## top_level
module top_level
#(parameter WIDTH = 8)
(
	input clk, rst, init, finish, ack,
	input [WIDTH-1:0]
		ori_0,
		ori_1,
		ori_2,
		ori_3,
		ori_4,
		ori_5,
		ori_6,
		ori_7,
		ori_8,
		ori_9,
		ori_10,
		ori_11,
		ori_12,
		ori_13,
		ori_14,
		ori_15,
		ori_16,
		ori_17,
		ori_18,
		ori_19,
		ori_20,
		ori_21,
		ori_22,
		ori_23,
		ori_24,
		ori_25,
		ori_26,
		ori_27,
		ori_28,
		ori_29,
		ori_30,
		ori_31,
		can_0,
		can_1,
		can_2,
		can_3,
		can_4,
		can_5,
		can_6,
		can_7,
		can_8,
		can_9,
		can_10,
		can_11,
		can_12,
		can_13,
		can_14,
		can_15,
		can_16,
		can_17,
		can_18,
		can_19,
		can_20,
		can_21,
		can_22,
		can_23,
		can_24,
		can_25,
		can_26,
		can_27,
		can_28,
		can_29,
		can_30,
		can_31,
	output done,
	output [WIDTH+4:0] out_sad
	);
	reg [WIDTH-1:0] reg_ori_0,
					reg_ori_1,
					reg_ori_2,
					reg_ori_3,
					reg_ori_4,
					reg_ori_5,
					reg_ori_6,
					reg_ori_7,
					reg_ori_8,
					reg_ori_9,
					reg_ori_10,
					reg_ori_11,
					reg_ori_12,
					reg_ori_13,
					reg_ori_14,
					reg_ori_15,
					reg_ori_16,
					reg_ori_17,
					reg_ori_18,
					reg_ori_19,
					reg_ori_20,
					reg_ori_21,
					reg_ori_22,
					reg_ori_23,
					reg_ori_24,
					reg_ori_25,
					reg_ori_26,
					reg_ori_27,
					reg_ori_28,
					reg_ori_29,
					reg_ori_30,
					reg_ori_31,
					reg_can_0,
					reg_can_1,
					reg_can_2,
					reg_can_3,
					reg_can_4,
					reg_can_5,
					reg_can_6,
					reg_can_7,
					reg_can_8,
					reg_can_9,
					reg_can_10,
					reg_can_11,
					reg_can_12,
					reg_can_13,
					reg_can_14,
					reg_can_15,
					reg_can_16,
					reg_can_17,
					reg_can_18,
					reg_can_19,
					reg_can_20,
					reg_can_21,
					reg_can_22,
					reg_can_23,
					reg_can_24,
					reg_can_25,
					reg_can_26,
					reg_can_27,
					reg_can_28,
					reg_can_29,
					reg_can_30,
					reg_can_31;
	wire rst_regs, en;
	control b_control(
		.clk(clk),
		.rst(rst),
		.init(init),
		.finish(finish),
		.ack(ack),
		.en(en),
		.done(done),
  ...
Size in the first run: roughly 6100 cells after synthesis, roughly 610 flip-flops, ~530 I/O pins.
Settings: LEC_CHECK=0, CAP_MARGIN=5, CORE_MARGIN=2, CORE_UTILIZATION=72, CTS_CLUSTER_SIZE=89, MAX_ROUTING_LAYER=met4, PLACE_DENSITY=0.64, SETUP_SLACK_MARGIN=1.47, SLEW_MARGIN=20; clock period 5.27 ns.
run.sh (not shown) runs the stock make flow with config.mk's settings and CLKGATE_MAP_FILE=.
The baseline failed in global routing (ODB-0269).
Next try:
--- a/flow/config.mk
+++ b/flow/config.mk
@@ -8 +8 @@
-export CAP_MARGIN = 5
+export CAP_MARGIN = 20
@@ -11,4 +11 @@
-export CTS_CLUSTER_SIZE = 89
-export MAX_ROUTING_LAYER = met4
-export PLACE_DENSITY = 0.64
-export SETUP_SLACK_MARGIN = 1.47
+export PLACE_DENSITY = 0.66
==> flow/constraint.sdc (replaced) <==
create_clock -name core_clock -period 5.2 [get_ports {clk}]
set_input_delay 1.0400 -clock core_clock [delete_from_list [all_inputs] [get_ports {clk}]]
set_output_delay 1.0400 -clock core_clock [all_outputs]
set_load 0.01 [all_outputs]
- Now the flow finished with negative setup slack left
- synthesized area stays the same
- die area is unchanged
- synthesized cell count does not change
Next try:
--- a/flow/config.mk
+++ b/flow/config.mk
@@ -10,0 +11,2 @@
+export CTS_CLUSTER_SIZE = 70
+export MAX_ROUTING_LAYER = met4
@@ -11,0 +14 @@
+export SETUP_SLACK_MARGIN = 1.36
Result:
- This time the run died in global routing
- synthesized cell count does not change
- die area is unchanged
- synthesized area does not change

---

== job 516 ==
top_level again, from the RTL that the note above started with.
clock: 7.09 ns
lec_check: 0
cap_margin: 20
cell_pad_in_sites_global_placement: 0
core_aspect_ratio: 0.69
core_margin: 2
core_utilization: 70
cts_cluster_diameter: 28
cts_cluster_size: 35
setup_slack_margin: 1.85
slew_margin: 5
Here is what was changed in the inputs of job 6594 compared with job 516.
Settings: CTS_CLUSTER_DIAMETER: 28 -> unset; CORE_UTILIZATION: 70 -> 40; CORE_ASPECT_RATIO: 0.69 -> unset; CELL_PAD_IN_SITES_GLOBAL_PLACEMENT: 0 -> unset; CTS_CLUSTER_SIZE: 35 -> unset; SLEW_MARGIN: 5 -> 20; SETUP_SLACK_MARGIN: 1.85 -> unset; the clock period (ns, I/O delays scaled along): 7.09 -> 5.8.
## What came out
[compare] base=job 516 new=job 6594: arrival time reported for the critical path endpoint decreased by 0.18 ns relative to the old numbers, number of cells upsized or downsized after cts decreased by 48 relative to the old numbers, fill cell total of the finished layout increased by 8520 relative to the old numbers, synthesis-to-finish area growth decreased by 4.4 points relative to the old numbers.
Input changes introduced in job 9854 (baseline for comparison: job 6594):
Settings: CTS_CLUSTER_SIZE newly set to 93; CTS_CLUSTER_DIAMETER newly set to 373; CORE_UTILIZATION changed from 40 to 72; the clock period (ns, I/O delays scaled along) changed from 5.8 to 3.43.
Findings:
Job 9854 terminated abnormally: detailed placement (3_5_place_dp) reported DPL-0033. Per the comparison of job 9854 with job 6594, core utilization before placement up 32 points; full die area -0.057 mm2; chip height fell about 25%; total cell area reported by yosys after synthesis roughly the same; horizontal die dimension has decreased. Diff job 9854..job 6594 | count of buffers from port buffering | unchanged.
## Diff of input files: job 3975 against job 9854
Settings: removing CTS_CLUSTER_DIAMETER (formerly 373); changing CORE_UTILIZATION from 72 to 37; removing CTS_CLUSTER_SIZE (formerly 93); changing the clock period (ns, I/O delays scaled along) from 3.43 to 7.91.
==> comparison <==
The vertical extent of the die in job 3975 sits about 40% above the value recorded for job 9854.
NOTE: global placer's final weighted congestion in job 3975 falls short of that of job 9854
The chip area in the Yosys report on job 3975 is in line with that on job 9854.
Job 3975 — fraction of the core area occupied by cells at floorplan 35 points lower, job 9854 as reference
Reported for job 3975 and job 9854, number of nets at floorplan turned out identical to the last digit.
Job 3975 ended with every stage complete and zero timing, DRC or antenna violations.
Reported for job 3975 and job 9854, sequential-to-total area share from yosys stat turned out identical to the last digit.
For the die outline width, job 3975 came in 100 um higher than job 9854 did.
Note that the area of the chip recorded for job 3975 amounts to 1.9 times the value seen in job 9854.

---

top_level again, from the RTL that the note above started with.
make LEC_CHECK=0 CAP_MARGIN=5 CORE_MARGIN=2 CORE_UTILIZATION=72 MAX_ROUTING_LAYER=met4 PLACE_DENSITY=0.64 SETUP_SLACK_MARGIN=1.47 SLEW_MARGIN=20 finish   # period 5.27 ns
The first run ended with an error in global routing.
Rerun with:
Settings changed: CAP_MARGIN 5 to 20, CORE_UTILIZATION 72 to 40, MAX_ROUTING_LAYER met4 to not set, PLACE_DENSITY 0.64 to not set, SETUP_SLACK_MARGIN 1.47 to not set.
Clock period 5.27 ns to 8.25 ns, I/O delays scaled along.
- The new run ran to the end with no violations
- synthesized cell count is unchanged
- die size came out higher by about 80%
- area after synthesis stays the same
Rerun with:
Settings changed: CORE_ASPECT_RATIO set to 1.06, CORE_UTILIZATION 40 to 33.
Clock period 8.25 ns to 5.58 ns, I/O delays scaled along.
The new run completed without violations.
Synthesized cell count is unchanged.
Via count grows by about 0.5%.

---

## zinc
Starting RTL as in the previous note.
// top_level
module top_level
#(parameter WIDTH = 8)
(
	input clk, rst, init, finish, ack,
	input [WIDTH-1:0]
		ori_0,
		ori_1,
		ori_2,
		ori_3,
		ori_4,
		ori_5,
		ori_6,
		ori_7,
		ori_8,
		ori_9,
		ori_10,
		ori_11,
		ori_12,
		ori_13,
		ori_14,
		ori_15,
		ori_16,
		ori_17,
		ori_18,
		ori_19,
		ori_20,
		ori_21,
		ori_22,
		ori_23,
		ori_24,
		ori_25,
		ori_26,
		ori_27,
		ori_28,
		ori_29,
		ori_30,
		ori_31,
		can_0,
		can_1,
		can_2,
		can_3,
		can_4,
		can_5,
		can_6,
		can_7,
		can_8,
		can_9,
		can_10,
		can_11,
		can_12,
		can_13,
		can_14,
		can_15,
		can_16,
		can_17,
		can_18,
		can_19,
		can_20,
		can_21,
		can_22,
		can_23,
		can_24,
		can_25,
		can_26,
		can_27,
		can_28,
		can_29,
		can_30,
		can_31,
	output done,
	output [WIDTH+4:0] out_sad
	);
Settings: LEC_CHECK=0, CAP_MARGIN=15, CELL_PAD_IN_SITES_DETAIL_PLACEMENT=2, CORE_ASPECT_RATIO=1.48, CORE_MARGIN=2, CORE_UTILIZATION=33, HOLD_SLACK_MARGIN=0.08, MAX_ROUTING_LAYER=met5, PLACE_DENSITY_LB_ADDON=0.13, SLEW_MARGIN=10, TNS_END_PERCENT=100; clock period 4.52 ns.
zinc: flow complete, layout not clean; failing: setup timing
## Diff of input files: cedar against zinc
- MAX_ROUTING_LAYER: met5 -> met4
- SLEW_MARGIN: 10 -> 20
- the clock period (ns, I/O delays scaled along): 4.52 -> 5.01
--- outcome ---
Across zinc and cedar, no clean finish was achieved. zinc -> stages 100% | layout checks FAIL | setup timing. Relative to zinc, detailed-routed wire length on met2 decreased by about 18% in cedar. Note that the number of signal-net buffers in the layout recorded for zinc amounts to 1.6 times the value seen in cedar. cedar -> zinc: number of cells on the critical path delta 0, exact match. Compared with zinc, cedar shows via count that has gone down by a little under 10%. Taking zinc as the reference, in cedar transition at the pin with the smallest max-transition slack saw an increase, flip-flop and latch area neither gained nor lost much, total wire length after detailed routing has decreased, share of the final layout cell area in sequential cells up 1.6 points, multi-input combinational cell area fell by about 5%. Comparing zinc against cedar, there is no change at all in tap cell count.
Here is what was changed in the inputs of indigo compared with cedar.
- a change of CAP_MARGIN from 15 to 20
- a deleted PLACE_DENSITY_LB_ADDON that had been 0.13
- a deleted TNS_END_PERCENT that had been 100
- a deleted HOLD_SLACK_MARGIN that had been 0.08
- a deleted CELL_PAD_IN_SITES_DETAIL_PLACEMENT that had been 2
- a change of CORE_UTILIZATION from 33 to 40
- a deleted CORE_ASPECT_RATIO that had been 1.48
- a deleted MAX_ROUTING_LAYER that had been met4
- a change of the clock period (ns, I/O delays scaled along) from 5.01 to 5.61
### Flow results
- Per the final summary, indigo finished and its layout is clean on timing, DRC and antenna.
- The clock network latency to the later pin of the worst-skew pair number comes out higher for cedar vs indigo.
- Compared with cedar, indigo shows a higher slack of the worst reg-to-reg path.
- Post-CTS repair timing setup buffer count was lower in indigo than in cedar.
- In indigo, the number of detailed-routing iterations run before antenna repair came out 1 above the value in cedar.
- The final reports for indigo and cedar show layout-stage area growth over the synthesis result lower in the former.
- In the flow results for cedar and indigo, the critical path data required time is larger on indigo.
- Relative to cedar, the HPWL reported at the end of detailed placement measured on indigo has decreased by more than 10%.
- Lower fmax was reported by cedar, not indigo.
The inputs of garnet differ from those of indigo as listed below.
- SETUP_SLACK_MARGIN newly set to 0.64
- PLACE_DENSITY newly set to 0.66
- CAP_MARGIN changed from 20 to 0
- CORE_UTILIZATION changed from 40 to 72
- the clock period (ns, I/O delays scaled along) changed from 5.61 to 5.2
--- outcome ---
- garnet ends up with higher critical path depth than indigo does.
- When garnet is set beside indigo, its final setup TNS turns out to be 5.17 ns smaller.
- garnet vs. indigo: non-clock buffer count went up by 226.
- Max clock-buffer cell count across indigo and garnet: indigo
- Side by side, global-route wire length before repair turned out higher in garnet than in indigo.
- Of indigo and garnet, the lower setup slack after layout belongs to garnet.
- Clock period minus worst slack in garnet is 0.54 ns above indigo.
- Although it ran to completion, garnet produced a layout that fails the final checks because of setup timing.
- Compared with indigo, garnet shows met1 wire length lower by about 5.4%.
- From indigo to garnet the numbers moved as follows: met2 layer usage reported by global route now larger, area growth from synthesis to layout has increased.
Here is what was changed in the inputs of lagoon compared with garnet.
- PLACE_DENSITY: 0.66 -> unset
- CORE_UTILIZATION: 72 -> 58
- SETUP_SLACK_MARGIN: 0.64 -> 1.18
- CAP_MARGIN: 0 -> 20
- the clock period (ns, I/O delays scaled along): 5.2 -> 4.34
- lagoon finished all stages; however, its layout fails the closing checks, the failures being setup timing.
- garnet reports its path class of the lowest-slack min-delay path as flip-flop to flip-flop while lagoon reports input pin to asynchronous set/reset pin.
[inputs] umber vs lagoon
- SETUP_SLACK_MARGIN removed (was 1.18)
- CTS_CLUSTER_SIZE newly set to 93
- CTS_CLUSTER_DIAMETER newly set to 373
- ABC_AREA newly set to 1
- TNS_END_PERCENT newly set to 5
- CORE_UTILIZATION changed from 58 to 72
- the clock period (ns, I/O delays scaled along) changed from 4.34 to 2.69
Findings:
- umber | ERROR | global routing
- Looking at number of nets at floorplan, umber sits above lagoon.
- Compared with lagoon, in umber and-or/or-and share of the synthesized area shows a reduction of 4.9 points, synthesized area shows an increase of about 8%, synthesized cell count shows an increase of 2040, number of cells in the yosys synthesis report shows an increase of 2040.
